==> try-raven: inputs <==
==> flow/design.v <==
module ALU(
    clk,
    rst_n,
    valid,
    ready,
    mode,
    in_A,
    in_B,
    out
);
    input         clk, rst_n;
    input         valid;
    input  [1:0]  mode;  
    output        ready;
    input  [31:0] in_A, in_B;
    output [63:0] out;
    parameter IDLE = 3'd0;
    parameter MUL  = 3'd1;
    parameter DIV  = 3'd2;
    parameter AND = 3'd3;
    parameter OR = 3'd4;
    parameter OUT  = 3'd5;
    reg  [ 2:0] state, state_nxt;
    reg  [ 4:0] counter, counter_nxt;
    reg  [63:0] shreg, shreg_nxt;
    reg  [31:0] alu_in, alu_in_nxt;
    reg  [32:0] alu_out;
    reg         ready;
    assign out = shreg;
    always @(*) begin
        if(state==OUT) ready = 1;
        else ready = 0;
    end
    always @(*) begin
        case(state)
            IDLE: begin
                if(!valid)                state_nxt = IDLE;
                else if(valid && mode==0) state_nxt = MUL;
                else if(valid && mode==1) state_nxt = DIV;
                else if(valid && mode==2) state_nxt = AND;
                else                      state_nxt = OR;
            end
            MUL : state_nxt = (counter==31) ? OUT : MUL;
            DIV : state_nxt = (counter==31) ? OUT : DIV;
            AND : state_nxt = OUT;
            OR  : state_nxt = OUT;
            OUT : state_nxt = IDLE;
            default : state_nxt = IDLE;
        endcase
    end
    always @(*) begin
        if(state==MUL && counter<31) begin
            counter_nxt = counter + 1;
        end
        else if(state==DIV && counter<31) begin
            counter_nxt = counter + 1;
        end
        else begin
            counter_nxt = 0;
        end
    end
    always @(*) begin
        case(state)
            IDLE: begin
                if (valid) begin
                    alu_in_nxt = in_B;
                end
                else begin
                    alu_in_nxt = 0;
                end
            end
            OUT : begin
                alu_in_nxt = 0;
            end
            default: begin
                alu_in_nxt = alu_in;
            end
        endcase
    end
    always @(*) begin
        case(state)
            IDLE: alu_out = 0;
            MUL : begin
                if(shreg[0]==1)
                    alu_out = alu_in + shreg[63:32];
                else
                    alu_out = shreg[63:32];
            end
            DIV : begin
                if(shreg[62:31]>=alu_in) begin
                    alu_out = shreg[62:31] - alu_in;
                end
                else begin 
                    alu_out = shreg[62:31];
                end
            end
            AND : alu_out = shreg[31:0] & alu_in;
            OR  : alu_out = shreg[31:0] | alu_in;
            OUT : alu_out = 0;
            default : alu_out = 0;
        endcase
    end
    always @(*) begin
        case(state)
            IDLE: begin
                if (valid) begin
                    shreg_nxt[31:0] = in_A;
                    shreg_nxt[63:32] = 32'b0;
                end
                else begin
                    shreg_nxt[31:0] = 0;
                    shreg_nxt[63:32] = 32'b0;
                end
            end
            MUL : begin
                shreg_nxt = {alu_out, shreg[31:1]};
            end
            DIV : begin
                shreg_nxt = {alu_out[31:0], shreg[30:0], (shreg[62:31]>=alu_in)};
            end
            AND : shreg_nxt = {31'b0, alu_out};
            OR  : shreg_nxt = {31'b0, alu_out};
            OUT :  
            shreg_nxt = shreg;
            default :  
            shreg_nxt = shreg;
        endcase
    end
    always @(posedge clk or negedge rst_n) begin
        if (!rst_n) begin
            state <= IDLE;
            counter <= 0;
            shreg <= 0;
            alu_in <= 0;
        end
        else begin
            state <= state_nxt;
            counter <= counter_nxt;
            shreg <= shreg_nxt;
            alu_in <= alu_in_nxt;
        end
    end
endmodule
==> flow/run.sh <==
#!/bin/bash
# the make line also repeats each setting of config.mk as NAME=value (left out here)
make -C /OpenROAD-flow-scripts/flow DESIGN_CONFIG=/design/flow/config.mk WORK_HOME=/design/flow/orfs CLKGATE_MAP_FILE= finish
==> flow/config.mk <==
export PLATFORM = sky130hd
export DESIGN_NAME = ALU
export DESIGN_NICKNAME = ALU
export VERILOG_FILES = /design/flow/design.v
export SDC_FILE = /design/flow/constraint.sdc
export NUM_CORES = 4
export LEC_CHECK = 0
export CAP_MARGIN = 20
export CELL_PAD_IN_SITES_DETAIL_PLACEMENT = 0
export CELL_PAD_IN_SITES_GLOBAL_PLACEMENT = 1
export CORE_MARGIN = 2
export CORE_UTILIZATION = 45
export CTS_CLUSTER_DIAMETER = 335
export CTS_CLUSTER_SIZE = 98
export HOLD_SLACK_MARGIN = -0.06
export SETUP_SLACK_MARGIN = -0.22
export SLEW_MARGIN = 20
export TNS_END_PERCENT = 5
==> flow/constraint.sdc <==
create_clock -name core_clock -period 2.36 [get_ports {clk}]
set_input_delay 0.4720 -clock core_clock [delete_from_list [all_inputs] [get_ports {clk}]]
set_output_delay 0.4720 -clock core_clock [all_outputs]
set_load 0.01 [all_outputs]
==> try-fjord: changes against try-raven <==
CELL_PAD_IN_SITES_GLOBAL_PLACEMENT = 0   (was 1)
CORE_UTILIZATION = 66   (was 45)
CTS_CLUSTER_DIAMETER = default   (was 335)
CTS_CLUSTER_SIZE = default   (was 98)
HOLD_SLACK_MARGIN = default   (was -0.06)
SETUP_SLACK_MARGIN = -0.18   (was -0.22)
TNS_END_PERCENT = default   (was 5)
==> flow/constraint.sdc (replaced) <==
create_clock -name core_clock -period 3.07 [get_ports {clk}]
set_input_delay 0.6140 -clock core_clock [delete_from_list [all_inputs] [get_ports {clk}]]
set_output_delay 0.6140 -clock core_clock [all_outputs]
set_load 0.01 [all_outputs]
==> try-sierra: changes against try-raven <==
CELL_PAD_IN_SITES_DETAIL_PLACEMENT = default   (was 0)
CELL_PAD_IN_SITES_GLOBAL_PLACEMENT = default   (was 1)
CORE_UTILIZATION = 40   (was 45)
CTS_CLUSTER_DIAMETER = default   (was 335)
CTS_CLUSTER_SIZE = default   (was 98)
HOLD_SLACK_MARGIN = default   (was -0.06)
SETUP_SLACK_MARGIN = default   (was -0.22)
TNS_END_PERCENT = default   (was 5)
==> flow/constraint.sdc (replaced) <==
create_clock -name core_clock -period 8.0 [get_ports {clk}]
set_input_delay 1.6000 -clock core_clock [delete_from_list [all_inputs] [get_ports {clk}]]
set_output_delay 1.6000 -clock core_clock [all_outputs]
set_load 0.01 [all_outputs]
==> comparison table <==
metric	try-fjord	try-sierra	try-raven
Tap cell count	184	324	280
Setup repair after global routing missed its margin	yes	no	yes
Core utilization of the finished layout	0.922	0.483	0.692
Fraction of standard cell area that is sequential	0.199	0.228	0.179
Post-Route Setup TNS	-15.15 ns	0 ns	-39.15 ns
Power share of the sequential group	0.146	0.214	0.133
Outcome	failed layout checks	finished clean	failed layout checks
Layout check failures	negative setup slack	-	negative setup slack
Achievable Freq	287 MHz	253 MHz	317 MHz
Path depth of the worst reg2reg path	14	12	12
Worst R2R Start	shreg[32]$_DFFE_PN0P_	alu_in[1]$_DFFE_PN0P_	shreg[57]$_DFFE_PN0P_
CP bufs+invs	3	2	2
GP Congestion	1.05	0.961	0.958
# fillers	599	2460	1819
Hold Crit Class	primary input to asynchronous set/reset pin	flip-flop to flip-flop	primary input to asynchronous set/reset pin
Total Power Consumption	18.7 mW	5.47 mW	26.1 mW
Resize count post-CTS	3	0	96
Setup WS post-layout	-0.415 ns	4.05 ns	-0.794 ns
WL met2	18700 um	16600 um	19900 um
Power attributed to the clock group	1.31 mW	0.463 mW	1.75 mW
Power figures rest on the tool's default switching activity, not on a simulated workload.
